==> run G <==
==> flow/design.v <==
module JAM (
input CLK,
input RST,
output reg [2:0] W,
output reg [2:0] J,
input [6:0] Cost,
output reg [3:0] MatchCount,
output reg [9:0] MinCost,
output reg Valid );
reg [5:0]state;
reg [2:0]num[0:7];
reg [4:0]ix;
reg [9:0]tempCost;
reg [4:0]changePoint;
reg [4:0]n;
reg [4:0]max_min_pos;
reg [4:0]max_min_value;
always @(posedge CLK or posedge RST) 
begin
    if(RST)
    begin
		  W <= 0;
		  J <= 0;
		  Valid <= 0;
		  num[0] <= 0;
		  num[1] <= 1;
		  num[2] <= 2;
		  num[3] <= 3;
		  num[4] <= 4;
		  num[5] <= 5;
		  num[6] <= 6;
		  num[7] <= 7;
		  state <= 0;
		  ix <= 1;
		  tempCost <= 0;
		  MatchCount <= 0;
		  MinCost <= 1023;
		  changePoint <= 0;
		  n <= 10;
		  max_min_pos <= 0;
		  max_min_value <= 10;
    end
    else 
    begin
		case(state)
			5'd0:
			begin
				if(ix > 8)
				begin
					if(tempCost < MinCost)
					begin
						MatchCount <= 1;
						MinCost <= tempCost;
					end
					else if(tempCost == MinCost)
					begin
						MatchCount <= MatchCount + 1;
					end
					ix <= 1;
					tempCost <= 0;
					state <= 1;
				end
				else if(ix == 8)
				begin
					tempCost <= tempCost + Cost;
					ix <= ix + 1;
				end
				else
				begin
					tempCost <= tempCost + Cost;
					W <= ix;
					J <= num[ix];
					ix <= ix + 1;
				end
			end
			5'd1:
			begin
				if(num[7] > num[6])
				begin
					num[6] <= num[7];
					num[7] <= num[6];
					state <= 0;
					W <= 0;
					J <= num[0];
				end
				else if(num[6] > num[5])
				begin
					 if(num[7] > num[5] && num[7] < num[6])
					 begin
						num[7] <= num[6];
						num[5] <= num[7];
						num[6] <= num[5];
						state <= 0;
						W <= 0;
						J <= num[0];
					 end
					 else
					 begin
						num[5] <= num[6];
						num[6] <= num[7];
						num[7] <= num[5];
						state <= 0;
						W <= 0;
						J <= num[0];
					 end
				end
				else if(num[5] > num[4])
				begin
						if(num[6] < num[4] && ((num[7] < num[4]) || num[5] < num[7]) )
						begin
							num[4] <= num[5];
							num[5] <= num[7];
							num[7] <= num[4];
						end
						else if(num[6] > num[4] && num[5] > num[6] && num[7] < num[4])
						begin
							num[4] <= num[6];
							num[5] <= num[7];
							num[6] <= num[4];
							num[7] <= num[5];
						end
						else if(num[7] > num[4] && num[7] < num[6] && num[7] < num[5])
						begin
							num[4] <= num[7];
							num[5] <= num[4];
							num[7] <= num[5];
						end
						state <= 0;
						W <= 0;
						J <= num[0];
				end
				else if(num[4] > num[3])
				begin
					changePoint <= 3;
					state <= 2;
					n <= 4;
				end
				else if(num[3] > num[2])
				begin
					changePoint <= 2;
					state <= 2;
					n <= 3;
				end
				else if(num[2] > num[1])
				begin
					changePoint <= 1;
					state <= 2;
					n <= 2;
				end
				else if(num[1] > num[0])
				begin
					changePoint <= 0;
					state <= 2;
					n <= 1;
				end
				else
					state <= 4;
			end
			5'd2:
			begin
				if(n >= 8)
				begin
					num[changePoint] <= num[max_min_pos];
					num[max_min_pos] <= num[changePoint];
					state <= 3;
					max_min_value <= 10;
				end
				else
				begin
					if(num[n] > num[changePoint] && num[n] < max_min_value)
					begin
						max_min_pos <= n;
						max_min_value <= num[n];
					end
					n <= n + 1;
				end
			end
			5'd3:
			begin
				if(changePoint == 4)
				begin
					num[5] <= num[7];
					num[7] <= num[5];
				end
				else if(changePoint == 3)
				begin
					num[4] <= num[7];
					num[5] <= num[6];
					num[6] <= num[5];
					num[7] <= num[4];
				end
				else if(changePoint == 2)
				begin
					num[3] <= num[7];
					num[4] <= num[6];
					num[6] <= num[4];
					num[7] <= num[3];
				end
				else if(changePoint == 1)
				begin
					num[2] <= num[7];
					num[3] <= num[6];
					num[4] <= num[5];
					num[5] <= num[4];
					num[6] <= num[3];
					num[7] <= num[2];
				end
				else if(changePoint == 0)
				begin
					num[1] <= num[7];
					num[2] <= num[6];
					num[3] <= num[5];
					num[5] <= num[3];
					num[6] <= num[2];
					num[7] <= num[1];
				end
					state <= 0;
					W <= 0;
					J <= num[0];
			end
			5'd4:
			begin
				Valid <= 1;
			end
		endcase
    end
end
endmodule
==> flow/run.sh <==
#!/bin/bash
# the make line also repeats each setting of config.mk as NAME=value (left out here)
make -C /OpenROAD-flow-scripts/flow DESIGN_CONFIG=/design/flow/config.mk WORK_HOME=/design/flow/orfs CLKGATE_MAP_FILE= finish
==> flow/config.mk <==
export PLATFORM = sky130hd
export DESIGN_NAME = JAM
export DESIGN_NICKNAME = JAM
export VERILOG_FILES = /design/flow/design.v
export SDC_FILE = /design/flow/constraint.sdc
export NUM_CORES = 4
export LEC_CHECK = 0
export ABC_AREA = 1
export CAP_MARGIN = 20
export CORE_MARGIN = 2
export CORE_UTILIZATION = 65
export HOLD_SLACK_MARGIN = 0.29
export SLEW_MARGIN = 20
==> flow/constraint.sdc <==
create_clock -name core_clock -period 2.42 [get_ports {CLK}]
set_input_delay 0.4840 -clock core_clock [delete_from_list [all_inputs] [get_ports {CLK}]]
set_output_delay 0.4840 -clock core_clock [all_outputs]
set_load 0.01 [all_outputs]
==> inputs of run M, as changes to run G <==
- CORE_ASPECT_RATIO: not set -> 1.33
- CORE_UTILIZATION: 65 -> 72
- CTS_CLUSTER_DIAMETER: not set -> 335
- CTS_CLUSTER_SIZE: not set -> 93
- HOLD_SLACK_MARGIN: 0.29 -> not set
- SETUP_SLACK_MARGIN: not set -> 0.29
==> flow/constraint.sdc (replaced) <==
create_clock -name core_clock -period 2.11 [get_ports {CLK}]
set_input_delay 0.4220 -clock core_clock [delete_from_list [all_inputs] [get_ports {CLK}]]
set_output_delay 0.4220 -clock core_clock [all_outputs]
set_load 0.01 [all_outputs]
==> inputs of run R, as changes to run G <==
- CORE_UTILIZATION: 65 -> 64
- CTS_CLUSTER_DIAMETER: not set -> 236
- CTS_CLUSTER_SIZE: not set -> 100
- HOLD_SLACK_MARGIN: 0.29 -> not set
- PLACE_DENSITY: not set -> 0.95
==> flow/constraint.sdc (replaced) <==
create_clock -name core_clock -period 8.0 [get_ports {CLK}]
set_input_delay 1.6000 -clock core_clock [delete_from_list [all_inputs] [get_ports {CLK}]]
set_output_delay 1.6000 -clock core_clock [all_outputs]
set_load 0.01 [all_outputs]
==> impl_metrics.toml <==
# implementation run metrics
[run_status]
status = "finished with violations"
so_faults = "setup timing"

[cts]
cts_sinks = 79

[cells_and_area]
instances_no_fill = 1330
seqCellArea_sq_um = 2010

[routing]
vias = 8799

[global_routing]
gr-usage-met3_pct = 13.8
grt_usage_pct = 44.1

[timing]
layout_setup_ws_ps = -267
finalSetupViolations = 20
# the run above: run G

==> impl_metrics.toml <==
# implementation run metrics
[global_routing]
gr-usage-met3_pct = 8.37
grt_usage_pct = 35.2

[cts]
cts_sinks = 79

[routing]
vias = 7843

[cells_and_area]
seqCellArea_sq_um = 2010
instances_no_fill = 1232

[run_status]
status = "timing/DRC/antenna clean"

[timing]
finalSetupViolations = 0
# the run above: run R

==> impl_metrics.toml <==
# yosys + openroad results
[run_status]
error = "[ERROR DPL-0038] Utilization greater than 100%, impossible to legalize"
status = "did not finish"
failing_step = "clock tree synthesis (4_1_cts)"

[place]
dpl_worst_slack_ps = -372
hpwl_um = 21700

[floorplanning]
io_pins = 30
die_h_um = 120

[logic_synthesis]
yosys.cell_count.top_type = "nand2_1"
ys_top_cells_by_count = "286 x nand2_1, 108 x inv_1, 95 x nand3_1"
top_area_share_pct = 17.4
# the run above: run M

